rev 12:
## vgacontrol
module vgacontrol(  
input PCLK, 				 
input PRESERN, 				 
input PSEL, 				 
input PENABLE, 				 
output wire PREADY, 		 
output wire PSLVERR,		 
input PWRITE,				 
input [31:0] PADDR,			 
input wire [31:0] PWDATA,	 
output reg [31:0] PRDATA,	 
output HS, 
output VS, 
output reg vga_R,
output reg vga_G,
output reg vga_B,
input SW,
input SW2,
input SW3
);
Size in the first run: ~1900 cells after synthesis, roughly 270 flip-flops, ~110 I/O pins, ~0.014 mm2 of cells after synthesis.
==> flow/config.mk <==
export PLATFORM = sky130hd
export DESIGN_NAME = vgacontrol
export DESIGN_NICKNAME = vgacontrol
export VERILOG_FILES = /design/flow/design.v
export SDC_FILE = /design/flow/constraint.sdc
export NUM_CORES = 4
export LEC_CHECK = 0
export CAP_MARGIN = 20
export CORE_MARGIN = 2
export CORE_UTILIZATION = 72
export CTS_CLUSTER_DIAMETER = 94
export CTS_CLUSTER_SIZE = 23
export PLACE_DENSITY_LB_ADDON = 0.27
export SLEW_MARGIN = 20
==> flow/constraint.sdc <==
create_clock -name core_clock -period 3.21 [get_ports {PCLK}]
set_input_delay 0.6420 -clock core_clock [delete_from_list [all_inputs] [get_ports {PCLK}]]
set_output_delay 0.6420 -clock core_clock [all_outputs]
set_load 0.01 [all_outputs]
run.sh (not shown) runs the stock make flow with config.mk's settings and CLKGATE_MAP_FILE=.
Ran to the end and failed final checks on negative setup slack: rev 12.
Inputs modified between rev 12 and rev 13:
--- a/flow/config.mk
+++ b/flow/config.mk
@@ -9,6 +9,7 @@
 export CORE_MARGIN = 2
 export CORE_UTILIZATION = 72
-export CTS_CLUSTER_DIAMETER = 94
+export CTS_CLUSTER_DIAMETER = 49
 export CTS_CLUSTER_SIZE = 23
 export PLACE_DENSITY_LB_ADDON = 0.27
+export SETUP_SLACK_MARGIN = 0.78
 export SLEW_MARGIN = 20
### Flow results
Rev 13 | ERROR | global routing. [rev 12] flow finished | final checks: failed | reasons: negative setup slack. Taking rev 12 as the reference point, the number of gates resized after CTS of rev 13 rises by 71. Re xor and xnor area share after synthesis: no difference whatsoever between rev 13 and rev 12. When the final numbers for rev 12 and rev 13 were put side by side, the final weighted congestion in routability-driven placement turned out to be greater in rev 12. Re horizontal die size: no difference whatsoever between rev 13 and rev 12. In the metrics for rev 12 and rev 13, the one carrying the higher number of buffers added by the clock tree synthesis step is rev 13. Placed instance area of rev 13 falls short of that of rev 12 slightly.

Starting RTL as in the previous note.
make LEC_CHECK=0 ABC_AREA=1 CAP_MARGIN=20 CORE_MARGIN=2 CORE_UTILIZATION=72 CTS_CLUSTER_DIAMETER=374 CTS_CLUSTER_SIZE=99 PLACE_DENSITY=0.37 SLEW_MARGIN=20 TNS_END_PERCENT=5 finish   # period 2.6 ns
The first run aborted during 5_1_grt with GRT-0232.
Edit:
Settings changed: CTS_CLUSTER_DIAMETER 374 to not set, CTS_CLUSTER_SIZE 99 to not set, PLACE_DENSITY 0.37 to 0.6, SETUP_SLACK_MARGIN set to 0.52.
Clock period 2.6 ns to 2.66 ns, I/O delays scaled along.
The changed run died in 4_1_cts.
Area after synthesis stays the same.
Die size stays the same.
Synthesized cell count does not change.
Edit:
Settings changed: ABC_AREA 1 to not set, CORE_UTILIZATION 72 to 66, CTS_CLUSTER_DIAMETER set to 52, CTS_CLUSTER_SIZE set to 41, SETUP_SLACK_MARGIN 0.52 to 0.49, TNS_END_PERCENT 5 to not set.
Clock period 2.66 ns to 2.85 ns, I/O delays scaled along.
Now the flow reached the layout checks and failed them: setup timing; die size rises by 1.7%; synthesized area falls by 6.7%; synthesized cell count falls by 22%.

Starting RTL as in the previous note.
make LEC_CHECK=0 ABC_AREA=1 CAP_MARGIN=0 CELL_PAD_IN_SITES_DETAIL_PLACEMENT=2 CORE_ASPECT_RATIO=0.74 CORE_MARGIN=2 CORE_UTILIZATION=69 CTS_CLUSTER_DIAMETER=96 CTS_CLUSTER_SIZE=99 GPL_ROUTABILITY_DRIVEN=0 GPL_TIMING_DRIVEN=1 HOLD_SLACK_MARGIN=0.11 MAX_ROUTING_LAYER=met4 MIN_ROUTING_LAYER=met1 PLACE_DENSITY_LB_ADDON=0.07 SETUP_SLACK_MARGIN=0.12 SLEW_MARGIN=20 TNS_END_PERCENT=70 finish   # period 5.75 ns
The baseline did not get past detailed placement (DPL-0033).
Change:
==> flow/config.mk (replaced) <==
export PLATFORM = sky130hd
export DESIGN_NAME = vgacontrol
export DESIGN_NICKNAME = vgacontrol
export VERILOG_FILES = /design/flow/design.v
export SDC_FILE = /design/flow/constraint.sdc
export NUM_CORES = 4
export LEC_CHECK = 0
export ABC_AREA = 1
export CAP_MARGIN = 20
export CORE_ASPECT_RATIO = 1.33
export CORE_MARGIN = 2
export CORE_UTILIZATION = 72
export PLACE_DENSITY = 0.6
export SLEW_MARGIN = 20
==> flow/constraint.sdc (replaced) <==
create_clock -name core_clock -period 2.51 [get_ports {PCLK}]
set_input_delay 0.5020 -clock core_clock [delete_from_list [all_inputs] [get_ports {PCLK}]]
set_output_delay 0.5020 -clock core_clock [all_outputs]
set_load 0.01 [all_outputs]
What happened: Now the flow died in clock tree synthesis; die area decreases by about 4%; area after synthesis does not change; synthesized cell count is unchanged.
Change:
--- a/flow/config.mk
+++ b/flow/config.mk
@@ -8 +7,0 @@
-export ABC_AREA = 1
@@ -10 +8,0 @@
-export CORE_ASPECT_RATIO = 1.33
@@ -12 +10 @@
-export CORE_UTILIZATION = 72
+export CORE_UTILIZATION = 40
@@ -13,0 +12 @@
+export SETUP_SLACK_MARGIN = 0.58
==> flow/constraint.sdc (replaced) <==
create_clock -name core_clock -period 4.45 [get_ports {PCLK}]
set_input_delay 0.8900 -clock core_clock [delete_from_list [all_inputs] [get_ports {PCLK}]]
set_output_delay 0.8900 -clock core_clock [all_outputs]
set_load 0.01 [all_outputs]
=>
- This time the run finished with timing, DRC and antenna clean
- die size goes up by 66%
- synthesized area goes down by 6.7%
- synthesized cell count shrinks by 22%
Change:
--- a/flow/config.mk
+++ b/flow/config.mk
@@ -9 +9 @@
-export CORE_MARGIN = 2
+export CORE_MARGIN = 3
@@ -11,2 +11,2 @@
-export PLACE_DENSITY = 0.6
-export SETUP_SLACK_MARGIN = 0.58
+export CTS_CLUSTER_SIZE = 73
+export PLACE_DENSITY_LB_ADDON = 0.03
==> flow/constraint.sdc (replaced) <==
create_clock -name core_clock -period 10.0 [get_ports {PCLK}]
set_input_delay 2.0000 -clock core_clock [delete_from_list [all_inputs] [get_ports {PCLK}]]
set_output_delay 2.0000 -clock core_clock [all_outputs]
set_load 0.01 [all_outputs]
Outcome:
- The changed run finished with timing, DRC and antenna clean
- non-clock buffer count shrinks by 18
- via count shrinks by about 1%
- synthesized cell count does not change
- worst hold slack stays flat
- critical path depth shrinks by 2
- die area grows by about 2%
- register-to-register slack improves by 4900 ps
- core utilization grows by 0.94 points
- wire length grows by 3.7%
- final area grows by 0.53%
Change:
--- a/flow/config.mk
+++ b/flow/config.mk
@@ -7,0 +8 @@
+export ABC_AREA = 1
@@ -9,4 +10,4 @@
-export CORE_MARGIN = 3
-export CORE_UTILIZATION = 40
-export CTS_CLUSTER_SIZE = 73
-export PLACE_DENSITY_LB_ADDON = 0.03
+export CORE_MARGIN = 2
+export CORE_UTILIZATION = 72
+export CTS_CLUSTER_DIAMETER = 399
+export PLACE_DENSITY = 0.6
==> flow/constraint.sdc (replaced) <==
create_clock -name core_clock -period 2.51 [get_ports {PCLK}]
set_input_delay 0.5020 -clock core_clock [delete_from_list [all_inputs] [get_ports {PCLK}]]
set_output_delay 0.5020 -clock core_clock [all_outputs]
set_load 0.01 [all_outputs]
What happened: With this change the flow never finished: it broke off in clock tree synthesis (DPL-0038); die size drops by 41%; synthesized cell count climbs by 27%; synthesized area climbs by 7.2%.
